==> v36 <==
Design Cordic, start of the top module:
module Cordic(clk,rst,phase_step,xin,yin,xout,yout);
parameter IN_WIDTH	= 16; 
parameter EXTRA_BITS	= 6; 
localparam WI			= IN_WIDTH;
localparam WXY			= IN_WIDTH+EXTRA_BITS; 
localparam STG			= WXY; 
input clk;
input rst; 
input signed  [31:0]    phase_step; 
input signed  [WI-1:0]  xin,yin;
output signed [WXY-1:0] xout,yout;
wire signed [31:0] atan_table [0:31];
                 assign atan_table[00] = 32'b0010_0000_0000_0000_0000_0000_0000_0000;
						assign atan_table[01] = 32'b0001_0010_1110_0100_0000_0101_0001_1110;
						assign atan_table[02] = 32'b0000_1001_1111_1011_0011_1000_0101_1011;
						assign atan_table[03] = 32'b0000_0101_0001_0001_0001_0001_1101_0100;
						assign atan_table[04] = 32'b0000_0010_1000_1011_0000_1101_0100_0011;
						assign atan_table[05] = 32'b0000_0001_0100_0101_1101_0111_1110_0001;
						assign atan_table[06] = 32'b0000_0000_1010_0010_1111_0110_0001_1110;
						assign atan_table[07] = 32'b0000_0000_0101_0001_0111_1100_0101_0101;
						assign atan_table[08] = 32'b0000_0000_0010_1000_1011_1110_0101_0011;
						assign atan_table[09] = 32'b0000_0000_0001_0100_0101_1111_0010_1111;
						assign atan_table[10] = 32'b0000_0000_0000_1010_0010_1111_1001_1000;
						assign atan_table[11] = 32'b0000_0000_0000_0101_0001_0111_1100_1100;
  ...
export LEC_CHECK = 0
export CAP_MARGIN = 40
export CORE_MARGIN = 2
export CORE_UTILIZATION = 70
export CTS_CLUSTER_DIAMETER = 42
export PLACE_DENSITY_LB_ADDON = 0.01
export SETUP_SLACK_MARGIN = 1.07
export SLEW_MARGIN = 40
create_clock -name core_clock -period 3.75 [get_ports {clk}]
run.sh (not shown) runs the stock make flow with config.mk's settings and CLKGATE_MAP_FILE=.
==> v28: changes against v36 <==
==> flow/config.mk (replaced) <==
export PLATFORM = sky130hd
export DESIGN_NAME = Cordic
export DESIGN_NICKNAME = Cordic
export VERILOG_FILES = /design/flow/design.v
export SDC_FILE = /design/flow/constraint.sdc
export NUM_CORES = 4
export LEC_CHECK = 0
export CAP_MARGIN = 20
export CORE_MARGIN = 2
export CORE_UTILIZATION = 71
export CTS_CLUSTER_DIAMETER = 188
export PLACE_DENSITY_LB_ADDON = 0.27
export SLEW_MARGIN = 20
==> flow/constraint.sdc (replaced) <==
create_clock -name core_clock -period 4.1 [get_ports {clk}]
set_input_delay 0.8200 -clock core_clock [delete_from_list [all_inputs] [get_ports {clk}]]
set_output_delay 0.8200 -clock core_clock [all_outputs]
set_load 0.01 [all_outputs]
==> comparison table <==
Outcome: v28 complete, no violations; v36 finished with violations
Violated checks: v28 -; v36 setup timing
Worst EP required: v28 4.77 ns; v36 4.52 ns
Antenna diodes: v28 2; v36 1
DR vias/cell: v28 6.21; v36 6.40
Pre-Place Util: v28 71.5%; v36 70.5%
Placed cell count: v28 14700; v36 14800
Die outline width: v28 398 um; v36 401 um
Critical Path Sink: v28 Z[4][31]$_DFF_P_; v36 Y[14][11]$_DFF_P_
Hold endpoint: v28 Z[1][3]$_DFF_P_; v36 Z[1][26]$_DFF_P_
Cells resized by post-CTS repair: v28 2; v36 381
Top achievable clock speed: v28 0.250 GHz; v36 0.263 GHz
Met2 track demand over resource: v28 61.3%; v36 61.4%
Path length in cells of the critical path: v28 13; v36 20
Worst hold path startpoint: v28 Z[0][3]$_DFF_P_; v36 Z[0][26]$_DFF_P_
Wire length of the first global-routing pass: v28 455 mm; v36 467 mm
Post-DR wirelength/cell: v28 18.7 um; v36 20.4 um
Cell area after placement: v28 0.115 sq mm; v36 0.116 sq mm
Total clock buffers created by CTS: v28 172; v36 213
Number of global-route vias before repair: v28 92000; v36 95000
Chip area: v28 0.158 sq mm; v36 0.161 sq mm

========
==> inputs of run a <==
==> flow/design.v <==
`timescale 1ns / 100ps
module Cordic(clk,rst,phase_step,xin,yin,xout,yout);
parameter IN_WIDTH	= 16; 
parameter EXTRA_BITS	= 6; 
localparam WI			= IN_WIDTH;
localparam WXY			= IN_WIDTH+EXTRA_BITS; 
localparam STG			= WXY; 
input clk;
input rst; 
input signed  [31:0]    phase_step; 
input signed  [WI-1:0]  xin,yin;
output signed [WXY-1:0] xout,yout;
wire signed [31:0] atan_table [0:31];
                 assign atan_table[00] = 32'b0010_0000_0000_0000_0000_0000_0000_0000;
						assign atan_table[01] = 32'b0001_0010_1110_0100_0000_0101_0001_1110;
						assign atan_table[02] = 32'b0000_1001_1111_1011_0011_1000_0101_1011;
						assign atan_table[03] = 32'b0000_0101_0001_0001_0001_0001_1101_0100;
						assign atan_table[04] = 32'b0000_0010_1000_1011_0000_1101_0100_0011;
						assign atan_table[05] = 32'b0000_0001_0100_0101_1101_0111_1110_0001;
						assign atan_table[06] = 32'b0000_0000_1010_0010_1111_0110_0001_1110;
						assign atan_table[07] = 32'b0000_0000_0101_0001_0111_1100_0101_0101;
						assign atan_table[08] = 32'b0000_0000_0010_1000_1011_1110_0101_0011;
						assign atan_table[09] = 32'b0000_0000_0001_0100_0101_1111_0010_1111;
						assign atan_table[10] = 32'b0000_0000_0000_1010_0010_1111_1001_1000;
						assign atan_table[11] = 32'b0000_0000_0000_0101_0001_0111_1100_1100;
						assign atan_table[12] = 32'b0000_0000_0000_0010_1000_1011_1110_0110;
						assign atan_table[13] = 32'b0000_0000_0000_0001_0100_0101_1111_0011;
						assign atan_table[14] = 32'b0000_0000_0000_0000_1010_0010_1111_1010;
						assign atan_table[15] = 32'b0000_0000_0000_0000_0101_0001_0111_1101;
						assign atan_table[16] = 32'b0000_0000_0000_0000_0010_1000_1011_1110;
						assign atan_table[17] = 32'b0000_0000_0000_0000_0001_0100_0101_1111;
						assign atan_table[18] = 32'b0000_0000_0000_0000_0000_1010_0011_0000;
						assign atan_table[19] = 32'b0000_0000_0000_0000_0000_0101_0001_1000;
						assign atan_table[20] = 32'b0000_0000_0000_0000_0000_0010_1000_1100;
						assign atan_table[21] = 32'b0000_0000_0000_0000_0000_0001_0100_0110;
						assign atan_table[22] = 32'b0000_0000_0000_0000_0000_0000_1010_0011;
						assign atan_table[23] = 32'b0000_0000_0000_0000_0000_0000_0101_0001;
						assign atan_table[24] = 32'b0000_0000_0000_0000_0000_0000_0010_1001;
						assign atan_table[25] = 32'b0000_0000_0000_0000_0000_0000_0001_0100;
						assign atan_table[26] = 32'b0000_0000_0000_0000_0000_0000_0000_1010;
						assign atan_table[27] = 32'b0000_0000_0000_0000_0000_0000_0000_0101;
						assign atan_table[28] = 32'b0000_0000_0000_0000_0000_0000_0000_0011;
						assign atan_table[29] = 32'b0000_0000_0000_0000_0000_0000_0000_0010;
						assign atan_table[30] = 32'b0000_0000_0000_0000_0000_0000_0000_0001;
						assign atan_table[31] = 32'b0000_0000_0000_0000_0000_0000_0000_0000;
reg signed [WXY-1:0] X [0:STG-1];
reg signed [WXY-1:0] Y [0:STG-1];
reg signed [31:0]    Z [0:STG-1]; 
reg [31:0] phase_acc;
wire [1:0]  quadrant = phase_acc [31:30]; 
wire signed [WI-1:0] nxin,nyin;
assign nxin = -xin;
assign nyin = -yin;
always @(posedge clk)
	begin
		case(quadrant)
			2'b00,2'b11: 
				begin  
					X[0] <= {xin[WI-1],xin}<<{EXTRA_BITS-1};
					Y[0] <= {yin[WI-1],yin}<<{EXTRA_BITS-1};
					Z[0] <= phase_acc ;
				end
			2'b01:
				begin
					X[0] <= {nyin[WI-1],nyin}<<{EXTRA_BITS-1};
					Y[0] <= {xin[WI-1],xin}<<{EXTRA_BITS-1};
					Z[0] <= {2'b00,phase_acc[29:0]}; 
				end
			2'b10:
				begin
					X[0] <= {yin[WI-1],yin}<<{EXTRA_BITS-1};
					Y[0] <= {nxin[WI-1],nxin}<<{EXTRA_BITS-1};
					Z[0] <= {2'b11,phase_acc[29:0]};
				end
			default:;
		endcase
		if(rst) phase_acc<=32'd0; else phase_acc<=phase_acc+phase_step;
	end
genvar i;
generate
	for(i=0;i<(STG-1);i=i+1)
	begin:ITERATION
	wire z_sign;
	wire signed [WXY-1:0] x_shr,y_shr;
	assign x_shr=X[i]>>>i;
	assign y_shr=Y[i]>>>i;
	assign z_sign=Z[i][31];
	always @ (posedge clk)
			begin
				X[i+1] <= z_sign?(X[i]+y_shr):(X[i]-y_shr);
				Y[i+1] <= z_sign?(Y[i]-x_shr):(Y[i]+x_shr);
				Z[i+1] <= z_sign?(Z[i]+atan_table[i]):(Z[i]-atan_table[i]);
				end
	end
endgenerate
assign xout	=	X[STG-1];
assign yout	=	Y[STG-1];
endmodule
==> flow/run.sh <==
#!/bin/bash
# the make line also repeats each setting of config.mk as NAME=value (left out here)
make -C /OpenROAD-flow-scripts/flow DESIGN_CONFIG=/design/flow/config.mk WORK_HOME=/design/flow/orfs CLKGATE_MAP_FILE= finish
==> flow/config.mk <==
export PLATFORM = sky130hd
export DESIGN_NAME = Cordic
export DESIGN_NICKNAME = Cordic
export VERILOG_FILES = /design/flow/design.v
export SDC_FILE = /design/flow/constraint.sdc
export NUM_CORES = 4
export LEC_CHECK = 0
export CAP_MARGIN = 10
export CELL_PAD_IN_SITES_GLOBAL_PLACEMENT = 0
export CORE_MARGIN = 2
export CORE_UTILIZATION = 72
export MIN_ROUTING_LAYER = met1
export SETUP_SLACK_MARGIN = 0.65
export SLEW_MARGIN = 40
export TNS_END_PERCENT = 90
==> flow/constraint.sdc <==
create_clock -name core_clock -period 4.11 [get_ports {clk}]
set_input_delay 0.8220 -clock core_clock [delete_from_list [all_inputs] [get_ports {clk}]]
set_output_delay 0.8220 -clock core_clock [all_outputs]
set_load 0.01 [all_outputs]
==> run b (differences from run a) <==
==> flow/config.mk (replaced) <==
export PLATFORM = sky130hd
export DESIGN_NAME = Cordic
export DESIGN_NICKNAME = Cordic
export VERILOG_FILES = /design/flow/design.v
export SDC_FILE = /design/flow/constraint.sdc
export NUM_CORES = 4
export LEC_CHECK = 0
export CAP_MARGIN = 40
export CORE_MARGIN = 2
export CORE_UTILIZATION = 72
export CTS_CLUSTER_DIAMETER = 362
export SETUP_SLACK_MARGIN = -0.33
export SLEW_MARGIN = 20
==> flow/constraint.sdc (replaced) <==
create_clock -name core_clock -period 3.26 [get_ports {clk}]
set_input_delay 0.6520 -clock core_clock [delete_from_list [all_inputs] [get_ports {clk}]]
set_output_delay 0.6520 -clock core_clock [all_outputs]
set_load 0.01 [all_outputs]
==> run c (differences from run a) <==
==> flow/config.mk (replaced) <==
export PLATFORM = sky130hd
export DESIGN_NAME = Cordic
export DESIGN_NICKNAME = Cordic
export VERILOG_FILES = /design/flow/design.v
export SDC_FILE = /design/flow/constraint.sdc
export NUM_CORES = 4
export LEC_CHECK = 0
export CAP_MARGIN = 20
export CORE_MARGIN = 2
export CORE_UTILIZATION = 70
export SLEW_MARGIN = 20
==> flow/constraint.sdc (replaced) <==
create_clock -name core_clock -period 3.21 [get_ports {clk}]
set_input_delay 0.6420 -clock core_clock [delete_from_list [all_inputs] [get_ports {clk}]]
set_output_delay 0.6420 -clock core_clock [all_outputs]
set_load 0.01 [all_outputs]
==> comparison table <==
| item | run c | run a | run b |
|---|---|---|---|
| Result of the run | aborted with a tool error | complete, no violations | complete, but fails checks |
| Stage where the flow stopped | 5_1_grt | - | - |
| Violated checks | - | - | negative setup slack |
| Highest routing layer actually used | - | met5 | met5 |
| Largest fanout on the critical path | - | 4 | 3 |
| Number of core rows | 145 | 143 | 143 |
| Number of optimization iterations in the first detailed-route pass | - | 9 | 9 |
| Resized cells post-CTS | 1043 | 429 | 100 |
| Highest clock rate | - | 0.2594 GHz | 0.2643 GHz |
| Average via count per standard cell | - | 6.443 | 6.472 |
| Area-dominant class | - | logic gates | logic gates |
| Combinational cell area excluding buffers and inverters | - | 80240 sq um | 77530 sq um |
| Startpoint type of the worst setup path | - | register | register |
| Register share of the cell area | - | 25.00% | 23.78% |
| Hold path depth | - | 0 | 0 |
| Number of nets with antenna violations after detailed routing | - | 0 | 0 |
| Die width | 400.7 microns | 395.1 microns | 395.1 microns |
| Capture point of the critical path | - | Y[4][20] | X[19][21] |
| Area growth from synthesis to final layout | - | 17.25% | 22.44% |
| Area fraction of clock buffers and clock inverters | - | 4.571% | 4.449% |
| Count of antenna diodes in the layout | - | 2 | 6 |
| Number of placed instances with taps included | 16290 | 14670 | 16180 |
| Tightest hold margin | - | 322.5 ps | 325.7 ps |

========
==> 12-09: inputs <==
// Cordic: RTL as listed in full above, without the edits since
==> flow/config.mk <==
export PLATFORM = sky130hd
export DESIGN_NAME = Cordic
export DESIGN_NICKNAME = Cordic
export VERILOG_FILES = /design/flow/design.v
export SDC_FILE = /design/flow/constraint.sdc
export NUM_CORES = 4
export LEC_CHECK = 0
export ABC_AREA = 0
export CAP_MARGIN = 20
export CORE_ASPECT_RATIO = 0.89
export CORE_MARGIN = 3
export CORE_UTILIZATION = 30
export GPL_TIMING_DRIVEN = 1
export MAX_ROUTING_LAYER = met4
export MIN_ROUTING_LAYER = met2
export PLACE_DENSITY = 0.38
export SLEW_MARGIN = 20
==> flow/constraint.sdc <==
create_clock -name core_clock -period 5.0 [get_ports {clk}]
set_input_delay 1.0000 -clock core_clock [delete_from_list [all_inputs] [get_ports {clk}]]
set_output_delay 1.0000 -clock core_clock [all_outputs]
set_load 0.01 [all_outputs]
==> inputs of 04-22, as changes to 12-09 <==
ABC_AREA = 1   (was 0)
CORE_ASPECT_RATIO = unset   (was 0.89)
CORE_MARGIN = 2   (was 3)
CORE_UTILIZATION = 69   (was 30)
CTS_CLUSTER_DIAMETER = 311   (was unset)
CTS_CLUSTER_SIZE = 99   (was unset)
GPL_TIMING_DRIVEN = unset   (was 1)
MAX_ROUTING_LAYER = unset   (was met4)
MIN_ROUTING_LAYER = unset   (was met2)
PLACE_DENSITY = unset   (was 0.38)
SETUP_SLACK_MARGIN = -0.05   (was unset)
==> flow/constraint.sdc (replaced) <==
create_clock -name core_clock -period 1.59 [get_ports {clk}]
set_input_delay 0.3180 -clock core_clock [delete_from_list [all_inputs] [get_ports {clk}]]
set_output_delay 0.3180 -clock core_clock [all_outputs]
set_load 0.01 [all_outputs]
==> summary of the runs <==
12-09 produced a clean layout. 04-22 never finished: it broke off in global routing with GRT-0116. In 12-09 the area after synthesis is smaller than in 04-22, by about 19%. In 04-22 the die area is lower than in 12-09, by about 47%. Between 04-22 and 12-09, the lower synthesized cell count is in 12-09 (gap 67%, measured against 12-09).

========
==> v19: inputs <==
Starts from the design.v that is shown in full above.
Settings: LEC_CHECK=0, CAP_MARGIN=10, CORE_MARGIN=2, CORE_UTILIZATION=72, SETUP_SLACK_MARGIN=0.44, SLEW_MARGIN=20; clock period 3.56 ns.
==> v3: changes against v19 <==
--- a/flow/config.mk
+++ b/flow/config.mk
@@ -9,4 +9,5 @@
 export CORE_MARGIN = 2
 export CORE_UTILIZATION = 72
-export SETUP_SLACK_MARGIN = 0.44
+export MAX_ROUTING_LAYER = met4
+export SETUP_SLACK_MARGIN = -0.33
 export SLEW_MARGIN = 20
==> flow/constraint.sdc (replaced) <==
create_clock -name core_clock -period 3.36 [get_ports {clk}]
set_input_delay 0.6720 -clock core_clock [delete_from_list [all_inputs] [get_ports {clk}]]
set_output_delay 0.6720 -clock core_clock [all_outputs]
set_load 0.01 [all_outputs]
==> results.ini <==
[run_status]
status=aborted with a tool error
stop_stage=global routing
tool.error=[ERROR GRT-0232] Routing congestion too high. Check the congestion heatmap in the GUI.

[place]
placed_area_mm2=0.118

[global_routing]
grt_overflow=2392
grt_util_met1=0.859

[clock_network]
post_cts_buffers=287

-- figures above: v19

==> results.ini <==
[run_status]
status=complete, but fails checks
so_faults=negative setup slack

[clock_network]
post_cts_buffers=2

[place]
placed_area_mm2=0.122

[final_timing]
setup_viol=233
setup_ws_ns=-0.406

-- figures above: v3

